Setup of P:
==> flow/design.v (excerpt) <==
module top #(
    parameter integer WIDTH = 16,
    parameter integer NUM_NEURONS_LAYER_1 = 4,
    parameter integer NUM_NEURONS_LAYER_2 = 3
)(
    input  logic clk,
    input  logic rst,
    input  logic sclk,
    input  logic cs_n,
    input  logic mosi,
    output logic miso,
    input  logic signed [WIDTH-1:0] input_current,
    output logic [NUM_NEURONS_LAYER_2-1:0] spikes
);
    logic wr_en;
    logic [15:0] addr;
    logic signed [WIDTH-1:0] wr_data;
    logic signed [WIDTH-1:0] rd_data;
    logic signed [WIDTH-1:0] threshold;
    logic signed [WIDTH-1:0] leak;
    logic signed [WIDTH-1:0] reset_potential;
    logic signed [WIDTH-1:0] refractory_cycles;
    logic [NUM_NEURONS_LAYER_1-1:0][NUM_NEURONS_LAYER_2-1:0][WIDTH-1:0] synaptic_weights;
    spi_slave_interface #(
        .WIDTH(WIDTH)
    ) spi_inst (
        .clk(clk),
        .rst(rst),
        .sclk(sclk),
        .cs_n(cs_n),
        .mosi(mosi),
        .miso(miso),
        .wr_en(wr_en),
        .addr(addr),
        .wr_data(wr_data),
  ...
Size in the first run: about 590 flip-flops.
Settings: LEC_CHECK=0, CAP_MARGIN=40, CORE_MARGIN=2, CORE_UTILIZATION=40, HOLD_SLACK_MARGIN=-0.08, SLEW_MARGIN=20; clock period 14.0 ns.
run.sh (not shown) runs the stock make flow with config.mk's settings and CLKGATE_MAP_FILE=.
Inputs modified between P and Q:
- putting ABC_AREA at 1 where nothing was set
- clearing HOLD_SLACK_MARGIN, which used to be -0.08
- swapping 40 for 70 in CORE_UTILIZATION
- putting SETUP_SLACK_MARGIN at 2.46 where nothing was set
- swapping 40 for 20 in CAP_MARGIN
- swapping 14.0 for 13.0 in the clock period (ns, I/O delays scaled along)
Notes after the runs:
Cmp Q vs P: buffer count excluding the clock tree in the final layout higher in Q. The standard cells in Q occupy more silicon area than those in P do. Of P and Q, only P finishes the flow clean. For P, the capturing instance or port of the critical path was reg_file.weight_mem[96], unlike Q, where it was reg_file.weight_mem[146]. For Q, the timing startpoint of the critical path was spi_inst.addr[4], unlike P, where it was spi_inst.addr[13]. Synthesized cell count, P and Q: larger value in Q. Q against P: cell count rose 739, setup slack after layout fell 1.80 ns, number of antenna violations at the first check in global routing rose 2. Re count of cell instances traversed by the critical path: Q is 53% up on P.
[inputs] R vs Q
- setting PLACE_DENSITY_LB_ADDON to 0.0 for the first time
- changing SETUP_SLACK_MARGIN from 2.46 to 1.2
- removing ABC_AREA (formerly 1)
- changing CORE_UTILIZATION from 70 to 72
- changing the clock period (ns, I/O delays scaled along) from 13.0 to 11.3
Findings:
From Q to R the numbers moved as follows: worst setup slack fell by 0.99 ns; post-synthesis cell count saw a decrease; final routed wire length divided by cell count saw an increase.
Ran to the end and failed final checks on max-capacitance violations, max-slew violations, negative setup slack: R.
In the flow results for Q and R, the final count of negative-setup-slack endpoints is smaller on Q.
Taking Q as the reference, in R cell area grew by 0.0039 mm^2; post-synthesis simple-gate area fraction decreased 6.9 points; die size dropped about 2.3%.

---

xenon:
Starting RTL as in the previous note.
// top
module top #(
    parameter integer WIDTH = 16,
    parameter integer NUM_NEURONS_LAYER_1 = 4,
    parameter integer NUM_NEURONS_LAYER_2 = 3
)(
    input  logic clk,
    input  logic rst,
    input  logic sclk,
    input  logic cs_n,
    input  logic mosi,
    output logic miso,
    input  logic signed [WIDTH-1:0] input_current,
    output logic [NUM_NEURONS_LAYER_2-1:0] spikes
);
    logic wr_en;
    logic [15:0] addr;
    logic signed [WIDTH-1:0] wr_data;
    logic signed [WIDTH-1:0] rd_data;
    logic signed [WIDTH-1:0] threshold;
    logic signed [WIDTH-1:0] leak;
    logic signed [WIDTH-1:0] reset_potential;
    logic signed [WIDTH-1:0] refractory_cycles;
    logic [NUM_NEURONS_LAYER_1-1:0][NUM_NEURONS_LAYER_2-1:0][WIDTH-1:0] synaptic_weights;
    spi_slave_interface #(
        .WIDTH(WIDTH)
    ) spi_inst (
        .clk(clk),
        .rst(rst),
        .sclk(sclk),
        .cs_n(cs_n),
        .mosi(mosi),
        .miso(miso),
        .wr_en(wr_en),
        .addr(addr),
        .wr_data(wr_data),
        .rd_data(rd_data)
    );
    parameter_register_file #(
        .WIDTH(WIDTH),
        .NUM_NEURONS_LAYER_1(NUM_NEURONS_LAYER_1),
        .NUM_NEURONS_LAYER_2(NUM_NEURONS_LAYER_2)
    ) reg_file (
        .clk(clk),
        .rst(rst),
        .wr_en(wr_en),
        .addr(addr),
        .wr_data(wr_data),
        .rd_data(rd_data),
        .threshold(threshold),
        .leak(leak),
        .reset_potential(reset_potential),
        .refractory_cycles(refractory_cycles),
        .synaptic_weights(synaptic_weights)
    );
    fully_connected_neural_network #(
        .WIDTH(WIDTH),
        .NUM_NEURONS_LAYER_1(NUM_NEURONS_LAYER_1),
        .NUM_NEURONS_LAYER_2(NUM_NEURONS_LAYER_2)
    ) nn_inst (
        .clk(clk),
        .rst(rst),
        .input_current(input_current),
        .threshold(threshold),
        .leak(leak),
        .reset_potential(reset_potential),
        .refractory_cycles(refractory_cycles),
        .synaptic_weights(synaptic_weights),
        .spikes_layer_2(spikes)
    );
endmodule
clock: 10.4 ns
lec_check: 0
abc_area: 1
cap_margin: 20
core_margin: 2
core_utilization: 72
slew_margin: 20
[xenon] flow finished | final checks: failed | reasons: setup timing
The inputs of maple differ from those of xenon as listed below.
Settings: setting GPL_ROUTABILITY_DRIVEN to 0 for the first time; changing CORE_UTILIZATION from 72 to 40; setting PLACE_DENSITY_LB_ADDON to 0.27 for the first time; changing the clock period (ns, I/O delays scaled along) from 10.4 to 14.0.
Notes after the runs:
In summary, maple completed successfully, with a layout that passed the timing, DRC and antenna checks.
In maple, the path depth of the worst reg2reg path came out 1.1% below the value in xenon.
CTS buffer count: higher on maple
Diff xenon and maple: sequential share of layout area higher in maple
Final clock period utilization by the worst path was lower in maple than in xenon.
Here is what was changed in the inputs of garnet compared with maple.
Settings: GPL_ROUTABILITY_DRIVEN no longer set, was 0; SETUP_SLACK_MARGIN now -0.83, previously not set; PLACE_DENSITY now 0.36, previously not set; CORE_UTILIZATION now 72, was 40; PLACE_DENSITY_LB_ADDON no longer set, was 0.27; the clock period (ns, I/O delays scaled along) now 9.1, was 14.0.
==> comparison <==
maple went all the way through the flow, and no timing, DRC or antenna check failed. The log for garnet ends in global routing (5_1_grt) with error GRT-0232, so the run never completed. Delta(vertical extent of the die, garnet - maple) < 0. Against maple, instance count after placement with tap cells included in garnet rose slightly. Sort maple and garnet by number of buffers inserted to repair setup after CTS, ascending, and maple comes first.
Changes in lagoon relative to garnet:
Settings: an added CTS_CLUSTER_DIAMETER of 234; an added PLACE_DENSITY_LB_ADDON of 0.11; a change of CAP_MARGIN from 20 to 15; an added TNS_END_PERCENT of 10; an added CELL_PAD_IN_SITES_GLOBAL_PLACEMENT of 0; a deleted PLACE_DENSITY that had been 0.36; a deleted SETUP_SLACK_MARGIN that had been -0.83; a change of the clock period (ns, I/O delays scaled along) from 9.1 to 10.5.
--- outcome ---
lagoon finished all stages; however, its layout fails the closing checks, the failures being setup timing. From lagoon to garnet, synthesized flop and latch total did not move at all. | total of cells resized after clock tree synthesis | lagoon vs garnet | about 30% higher |. lagoon vs garnet: cell area after placement down by a few percent. Looking at garnet and lagoon, the die size is a wash.
### lagoon -> cedar
Settings: removing CELL_PAD_IN_SITES_GLOBAL_PLACEMENT (formerly 0); removing ABC_AREA (formerly 1); changing CAP_MARGIN from 15 to 20; removing CTS_CLUSTER_DIAMETER (formerly 234); changing CORE_UTILIZATION from 72 to 14; removing TNS_END_PERCENT (formerly 10); removing PLACE_DENSITY_LB_ADDON (formerly 0.11); changing the clock period (ns, I/O delays scaled along) from 10.5 to 22.0.
==> comparison <==
- cedar: full flow OK, the timing, DRC and antenna checks passed
- Lower number of antenna diodes goes to cedar over lagoon.
- The data arrival time of the critical path number comes out higher for cedar vs lagoon.
- Of cedar and lagoon, the run reporting the lower post-synthesis chip area from yosys was lagoon.
- Row amount of wire on met3 after detailed routing: cedar lower / lagoon higher
- Count of buffer and inverter cells on the critical path down 11 in cedar wrt lagoon
- Compared with lagoon, cedar shows post-synthesis instance area higher by 0.50%.
- Between lagoon and cedar, the CTS clock-pin slew for the worst setup and hold paths does not differ in any meaningful way.
- lagoon and cedar ended up with roughly the same post-route standard cell area excluding fillers.
- Re instance count of the mapped netlist: lagoon was higher than cedar.
- Part of the cycle the worst path needs sits lower in cedar than in lagoon.
## Diff of input files: willow against cedar
Settings: CTS_CLUSTER_SIZE: unset -> 15; CORE_UTILIZATION: 14 -> 71; ABC_AREA: unset -> 1; PLACE_DENSITY: unset -> 0.8; CAP_MARGIN: 20 -> 0; SETUP_SLACK_MARGIN: unset -> -0.48; the clock period (ns, I/O delays scaled along): 22.0 -> 8.93.
--- outcome ---
In willow, the horizontal die size came out 55% below the value in cedar. Lower core utilization at floorplan goes to cedar over willow. Of the two candidates, cedar has the worse die area and willow the better one. Adder-cell area share of the yosys netlist essentially unchanged between willow and cedar. Seen in the log of willow: GRT-0232 during global routing (5_1_grt), after which the run never completed. Worst-case clock buffer depth came out exactly the same in willow and cedar. willow and cedar ended up with roughly the same part of the Yosys area used for sequential elements. Post-synthesis instance area went down slightly going from cedar to willow.
